## v34
==> flow/design.v (excerpt) <==
module module_mini_cpu(
    input clk,               
    input rst,               
    input power,             
    input send,              
    input [17:0] switches,   
    output wire [7:0] data,  
    output wire rs,          
    output wire rw,          
    output wire en,          
    output wire lcd_on,      
    output wire lcd_blon     
);
    localparam OFF        = 3'd0;
    localparam IDLE       = 3'd1;
    localparam FETCH      = 3'd2;
    localparam DECODE     = 3'd3;
    localparam EXECUTE    = 3'd4;
    localparam UPDATE_LCD = 3'd5;
    reg [2:0] state;
    reg system_on;
    reg prev_power;
    reg prev_send;
    reg [2:0] opcode;
    reg [3:0] dest_reg;
    reg [3:0] src1_reg;
    reg [3:0] src2_reg;
    reg [15:0] immediate;
    reg use_immediate;
    reg is_load;
    wire [15:0] mem_read_data1;
    wire [15:0] mem_read_data2;
    reg [3:0] mem_read_addr1;
    reg [3:0] mem_read_addr2;
    reg [3:0] mem_write_addr;
    reg [15:0] mem_write_data;
    reg mem_write_en;
    reg mem_reset;
    wire [15:0] alu_result;
    wire [15:0] alu_in_A;
    wire [15:0] alu_in_B;
    assign alu_in_A = mem_read_data1;
    assign alu_in_B = (use_immediate) ? immediate : mem_read_data2;
    reg lcd_update_en;
    wire [15:0] lcd_reg_value;
    memory mem_inst (
        .clk(clk),
        .reset(mem_reset),
        .read_reg1(mem_read_addr1),
        .read_reg2(mem_read_addr2),
        .write_reg(mem_write_addr),
        .write_data(mem_write_data),
        .reg_write_en(mem_write_en),
        .read_data1(mem_read_data1),
        .read_data2(mem_read_data2)
    );
    module_alu alu_inst (
        .register_A(alu_in_A),
        .register_B(alu_in_B),
		  .sendButton(send),
  ...
Size: about 5100 cells after synthesis, ~430 flip-flops, roughly 35 I/O pins.
Settings: LEC_CHECK=0, ABC_AREA=1, CAP_MARGIN=20, CORE_MARGIN=2, CORE_UTILIZATION=69, CTS_CLUSTER_DIAMETER=298, PLACE_DENSITY=0.6, SLEW_MARGIN=20; clock period 11.5 ns.
run.sh (not shown) runs the stock make flow with config.mk's settings and CLKGATE_MAP_FILE=.
What v1 does differently from v34 at the input level:
Settings: clearing CTS_CLUSTER_DIAMETER, which used to be 298; clearing ABC_AREA, which used to be 1; swapping 69 for 40 in CORE_UTILIZATION; swapping 11.5 for 18.2 in the clock period (ns, I/O delays scaled along).
## What came out
The inverter count in v1 is 0.50 times that in v34. Total routed wirelength delta (v1 − v34): favourable. v1 vs v34: post-synthesis chip area from yosys up. Against v34, first-iteration DRC count in v1 came out better. v1 gives more relative contribution of the clock network to total power than v34 did. The run with more setup slack is v1; v34 has less.
The following lists how v16 was set up differently from v1:
Settings: PLACE_DENSITY no longer set, was 0.6; CORE_UTILIZATION now 66, was 40; SETUP_SLACK_MARGIN now 3.21, previously not set; the clock period (ns, I/O delays scaled along) now 12.9, was 18.2.
Notes after the runs:
- Although it ran to completion, v16 produced a layout that fails the final checks because of setup timing.
- On fraction of the core area occupied by cells at floorplan: v16 sits above v1.
- Against v1, v16 reports a met2 global-route usage that is higher.
- Compared with v1, v16 shows a sequential cell area share that is 2.9 points lower.
- Setup slack: v16 less than v1
- Taking v16 as 1.0, v1 lands at 0.846 on routed wire length.
- Re clock-buffer cell count: v1 was higher than v16.
- v16 against v1: global-route usage +20 points, post-synthesis sequential area ratio about even, number of vias per cell after detailed routing now sits higher.
[inputs] v55 vs v16
Settings: PLACE_DENSITY newly set to 0.6; SETUP_SLACK_MARGIN changed from 3.21 to 1.98; CORE_UTILIZATION changed from 66 to 40; the clock period (ns, I/O delays scaled along) changed from 12.9 to 18.2.
## What came out
- Per the final summary, v55 finished and its layout is clean on timing, DRC and antenna.
- Changes observed in v55 relative to v16: post-layout minimum cycle time has increased; maximum number of pins on one net before global-route repair has decreased; first-pass GRT wire length has decreased.
- v55: largest stage delay on the critical path is 160 ps lower than what v16 reported.
Setup changes, v55 to v29
Settings: clearing SETUP_SLACK_MARGIN, which used to be 1.98; putting PLACE_DENSITY_LB_ADDON at 0.02 where nothing was set; swapping 40 for 71 in CORE_UTILIZATION; putting CTS_CLUSTER_SIZE at 13 where nothing was set; clearing PLACE_DENSITY, which used to be 0.6; swapping 18.2 for 16.3 in the clock period (ns, I/O delays scaled along).
### Flow results
- Taking v55 as the reference, in v29 effective utilization at floorplan moved up, flip-flop and latch share of the layout cell area increased by 0.68 points relative to the old numbers.
- Total die size, v29 vs v55: down by more than a quarter
- Compared with v55, v29 shows final non-filler cell area that has gone down by a few percent.
- The cell area reported after detailed placement reported for v29 is smaller than that of v55 by about 2%.

========
module_mini_cpu again, from the RTL that the note above started with.
clock: 10.1 ns
lec_check: 0
abc_area: 1
cap_margin: 20
core_margin: 2
core_utilization: 72
cts_cluster_diameter: 221
hold_slack_margin: 0.28
max_routing_layer: met4
place_density_lb_addon: 0.02
setup_slack_margin: -0.73
slew_margin: 20
The starting point finished but fails on negative setup slack.
Change:
- ABC_AREA: 1 -> not set
- CTS_CLUSTER_DIAMETER: 221 -> not set
- CTS_CLUSTER_SIZE: not set -> 35
- HOLD_SLACK_MARGIN: 0.28 -> not set
- MAX_ROUTING_LAYER: met4 -> not set
- PLACE_DENSITY_LB_ADDON: 0.02 -> not set
- SETUP_SLACK_MARGIN: -0.73 -> not set
- clock period: 10.1 -> 14.4 ns (I/O delays scaled with it)
=> The new run produced a clean layout; synthesized cell count falls by 19%; hold slack is about the same; setup slack improved by 1300 ps; cell area came out lower by 5.9%; via count fell by 16%; count of clock-buffer cells in the layout came out lower by 15.
Change:
- CORE_UTILIZATION: 72 -> 65
- CTS_CLUSTER_SIZE: 35 -> not set
- PLACE_DENSITY: not set -> 0.6
- clock period: 14.4 -> 14.7 ns (I/O delays scaled with it)
=>
- The new run finished clean
- total power is lower by about 4.3%
- worst setup slack improves by 64 ps
- clock-buffer cell count is higher by 11
- combinational power goes down by about 4%
- worst hold slack loses 7.8 ps
- clock power decreases by about 7%
- final area went down by about 0.7%
- utilization went down by 7.8 points
- sequential share of layout area increases by 0.19 points
- global-route usage went down by 4.8 points
- sequential power is about the same
Change:
- ABC_AREA: not set -> 1
- CORE_UTILIZATION: 65 -> 68
- CTS_CLUSTER_SIZE: not set -> 99
- SETUP_SLACK_MARGIN: not set -> 0.63
- clock period: 14.7 -> 5.48 ns (I/O delays scaled with it)
Outcome: The new run died in global routing; die size fell by 6.7%; synthesized cell count rose by 24%; synthesized area fell by 2.5%.

========
Starting RTL as in the previous note.
Settings: LEC_CHECK=0, CAP_MARGIN=40, CORE_ASPECT_RATIO=0.57, CORE_MARGIN=4, CORE_UTILIZATION=28, CTS_CLUSTER_DIAMETER=125, GPL_ROUTABILITY_DRIVEN=1, HOLD_SLACK_MARGIN=0.11, MIN_ROUTING_LAYER=met2, PLACE_DENSITY=0.52, SETUP_SLACK_MARGIN=0.59, SLEW_MARGIN=20; clock period 11.5 ns.
The baseline finished but failed the layout checks on setup timing.
Next try:
Settings changed: CAP_MARGIN 40 to 20, CORE_ASPECT_RATIO 0.57 to default, CORE_MARGIN 4 to 2, CORE_UTILIZATION 28 to 65, CTS_CLUSTER_DIAMETER 125 to 298, GPL_ROUTABILITY_DRIVEN 1 to default, HOLD_SLACK_MARGIN 0.11 to default, MIN_ROUTING_LAYER met2 to default, PLACE_DENSITY 0.52 to 0.6, SETUP_SLACK_MARGIN 0.59 to default.
Clock period 11.5 ns to 13.2 ns, I/O delays scaled along.
Effect: The changed run completed, yet does not pass: setup timing. Global-route usage went up by 6.8 points. Via count went down by 30%. Non-clock buffer count went down by 596. Combinational power went down by 35%. Hold slack improved by 0.0033 ns. Critical path depth went down by 3.
Next try:
Settings changed: CORE_UTILIZATION 65 to 72, CTS_CLUSTER_DIAMETER 298 to default, MAX_ROUTING_LAYER from default to met4, PLACE_DENSITY 0.6 to default, SETUP_SLACK_MARGIN from default to 1.37.
Clock period 13.2 ns to 13.8 ns, I/O delays scaled along.
The changed run finished but fails on setup timing.
Maximum frequency shrinks by about 4.4%.
Count of clock-buffer cells in the layout goes down by 7.
Die size fell by about 10%.
Combinational power goes up by about 5%.
Worst setup slack loses 0.022 ns.
Cell area increases by about 1.7%.
Cell count shrinks by 1.0%.
Critical path depth came out lower by 4.
Sequential cell count does not change.
Sequential share of layout area goes down by 0.41 points.
Power hardly moves.
Next try:
Settings changed: ABC_AREA from default to 1, PLACE_DENSITY_LB_ADDON from default to 0.02.
Clock period 13.8 ns to 12.1 ns, I/O delays scaled along.
Outcome: With this change the flow finished but failed the layout checks on capacitance limit, slew limit, setup timing. Hold slack is worse by 0.0087 ns. Power grows by roughly a tenth. Maximum frequency came out higher by a few percent. Die size fell by a few percent. Design area is lower by a few percent.
Next try:
Settings changed: ABC_AREA 1 to default, CTS_CLUSTER_SIZE from default to 36, MAX_ROUTING_LAYER met4 to default, PLACE_DENSITY_LB_ADDON 0.02 to default, SETUP_SLACK_MARGIN 1.37 to default.
Clock period 12.1 ns to 14.4 ns, I/O delays scaled along.
Result: Now the flow produced a clean layout; wire length drops by 12%; die area went up by 2.6%; final cell count shrinks by 18%; critical path depth rises by 1; via count goes down by 13%; clock power decreases by 19%; clock-buffer cell count came out lower by 14; combinational power fell by about 30%; maximum frequency shrinks by 5.0%; total power drops by 23%.
Next try:
Settings changed: ABC_AREA from default to 1, CORE_UTILIZATION 72 to 69, CTS_CLUSTER_DIAMETER from default to 268, CTS_CLUSTER_SIZE 36 to default, PLACE_DENSITY from default to 0.6.
Clock period 14.4 ns to 11.5 ns, I/O delays scaled along.
Clock power increases by about 35%.
Fmax climbs by 25%.
Register-to-register slack degrades by 0.09 ns.
Power is higher by about 32%.
Cell area came out lower by about 2.2%.
Die area climbs by 1.7%.

========
oak:
module_mini_cpu again, from the RTL that the note above started with.
export LEC_CHECK = 0
export CAP_MARGIN = 15
export CORE_MARGIN = 2
export CORE_UTILIZATION = 68
export CTS_CLUSTER_SIZE = 41
export SETUP_SLACK_MARGIN = 3.39
export SLEW_MARGIN = 20
create_clock -name core_clock -period 14.4 [get_ports {clk}]
oak: all stages complete, timing, DRC and antenna checks passed
#### Input delta (pine over oak)
# oak
export LEC_CHECK = 0
export CAP_MARGIN = 15
export CORE_MARGIN = 2
export CORE_UTILIZATION = 68
export CTS_CLUSTER_SIZE = 41
export SETUP_SLACK_MARGIN = 3.39
export SLEW_MARGIN = 20
create_clock -name core_clock -period 14.4 [get_ports {clk}]
# pine
export LEC_CHECK = 0
export CAP_MARGIN = 20
export CORE_MARGIN = 2
export CORE_UTILIZATION = 65
export CTS_CLUSTER_DIAMETER = 268
export PLACE_DENSITY = 0.6
export SLEW_MARGIN = 20
create_clock -name core_clock -period 13.2 [get_ports {clk}]
[summary]
The final report for pine shows a completed flow and a layout that fails verification, specifically setup timing.
STATUS final total power: pine loses against oak
[pine vs oak] sequential share of layout area: higher in pine
[diff] half-perimeter wire length after placement, pine relative to oak: regression
Against oak, pine comes in 1.24 ns lower on worst setup slack.
What birch does differently from pine at the input level:
# pine
export LEC_CHECK = 0
export CAP_MARGIN = 20
export CORE_MARGIN = 2
export CORE_UTILIZATION = 65
export CTS_CLUSTER_DIAMETER = 268
export PLACE_DENSITY = 0.6
export SLEW_MARGIN = 20
create_clock -name core_clock -period 13.2 [get_ports {clk}]
# birch
export LEC_CHECK = 0
export CAP_MARGIN = 20
export CORE_MARGIN = 2
export CORE_UTILIZATION = 71
export CTS_CLUSTER_SIZE = 13
export PLACE_DENSITY_LB_ADDON = 0.02
export SETUP_SLACK_MARGIN = 2.76
export SLEW_MARGIN = 20
create_clock -name core_clock -period 10.8 [get_ports {clk}]
birch failed in global routing (5_1_grt) with GRT-0232.
Number of cells in the design after placement in birch is 293 above pine.
Looking at post-cts resize count across pine and birch, the one that comes out higher is birch.
Sort pine and birch by floorplan core area, ascending, and birch comes first.
### birch -> maple
# birch
export LEC_CHECK = 0
export CAP_MARGIN = 20
export CORE_MARGIN = 2
export CORE_UTILIZATION = 71
export CTS_CLUSTER_SIZE = 13
export PLACE_DENSITY_LB_ADDON = 0.02
export SETUP_SLACK_MARGIN = 2.76
export SLEW_MARGIN = 20
create_clock -name core_clock -period 10.8 [get_ports {clk}]
# maple
export LEC_CHECK = 0
export ABC_AREA = 1
export CAP_MARGIN = 20
export CORE_MARGIN = 2
export CORE_UTILIZATION = 71
export CTS_CLUSTER_DIAMETER = 268
export CTS_CLUSTER_SIZE = 15
export PLACE_DENSITY = 0.6
export SLEW_MARGIN = 20
create_clock -name core_clock -period 10.1 [get_ports {clk}]
Results
Synthesized cell count, maple and birch, lower one = birch. Max worst setup timing slack at the placement stage across maple and birch: maple. Going from birch to maple, synthesized area now smaller, post-synthesis share of cell area spent on and, or, nand and nor gates now larger. Against birch as the reference, maple delivers a lower share of cell area taken by muxes after synthesis. Compared with birch, post-synthesis chip area from yosys in maple decreased by a few percent. Diff birch -> maple: number of placed instances with taps included higher, post-DP HPWL lower, full die area lower. Status: maple FAILED at global routing (5_1_grt) (tool error).

========
== build 19 ==
Starting RTL as in the previous note.
Design module_mini_cpu, start of the top module:
module module_mini_cpu(
    input clk,               
    input rst,               
    input power,             
    input send,              
    input [17:0] switches,   
    output wire [7:0] data,  
    output wire rs,          
    output wire rw,          
    output wire en,          
    output wire lcd_on,      
    output wire lcd_blon     
);
Settings: LEC_CHECK=0, CAP_MARGIN=20, CELL_PAD_IN_SITES_GLOBAL_PLACEMENT=2, CORE_ASPECT_RATIO=1.08, CORE_MARGIN=2, CORE_UTILIZATION=26, GPL_ROUTABILITY_DRIVEN=1, GPL_TIMING_DRIVEN=0, MAX_ROUTING_LAYER=met4, MIN_ROUTING_LAYER=met2, PLACE_DENSITY_LB_ADDON=0.25, SETUP_SLACK_MARGIN=2.63, SLEW_MARGIN=35, TNS_END_PERCENT=25; clock period 10.0 ns.
Build 19 finished all stages; however, its layout fails the closing checks, the failures being negative setup slack.
Setup changes, build 19 to trial 25
# build 19
export LEC_CHECK = 0
export CAP_MARGIN = 20
export CELL_PAD_IN_SITES_GLOBAL_PLACEMENT = 2
export CORE_ASPECT_RATIO = 1.08
export CORE_MARGIN = 2
export CORE_UTILIZATION = 26
export GPL_ROUTABILITY_DRIVEN = 1
export GPL_TIMING_DRIVEN = 0
export MAX_ROUTING_LAYER = met4
export MIN_ROUTING_LAYER = met2
export PLACE_DENSITY_LB_ADDON = 0.25
export SETUP_SLACK_MARGIN = 2.63
export SLEW_MARGIN = 35
export TNS_END_PERCENT = 25
create_clock -name core_clock -period 10.0 [get_ports {clk}]
# trial 25
export LEC_CHECK = 0
export ABC_AREA = 1
export CAP_MARGIN = 20
export CELL_PAD_IN_SITES_GLOBAL_PLACEMENT = 0
export CORE_ASPECT_RATIO = 0.71
export CORE_MARGIN = 2
export CORE_UTILIZATION = 70
export GPL_ROUTABILITY_DRIVEN = 1
export SETUP_SLACK_MARGIN = 1.04
export SLEW_MARGIN = 20
export TNS_END_PERCENT = 25
create_clock -name core_clock -period 10.0 [get_ports {clk}]
==> results <==
Although build 19 finished all stages, its layout failed final checks on negative setup slack. [trial 25] flow finished | final checks: failed | reasons: negative setup slack. Number of distinct library cell variants in the gate-level netlist after synthesis down 29 in trial 25 wrt build 19. Yosys chip area was lower in the run labelled trial 25. NOTE: post-synthesis to final-layout area growth in trial 25 exceeds that of build 19.
Power and IR drop assume default switching activity.
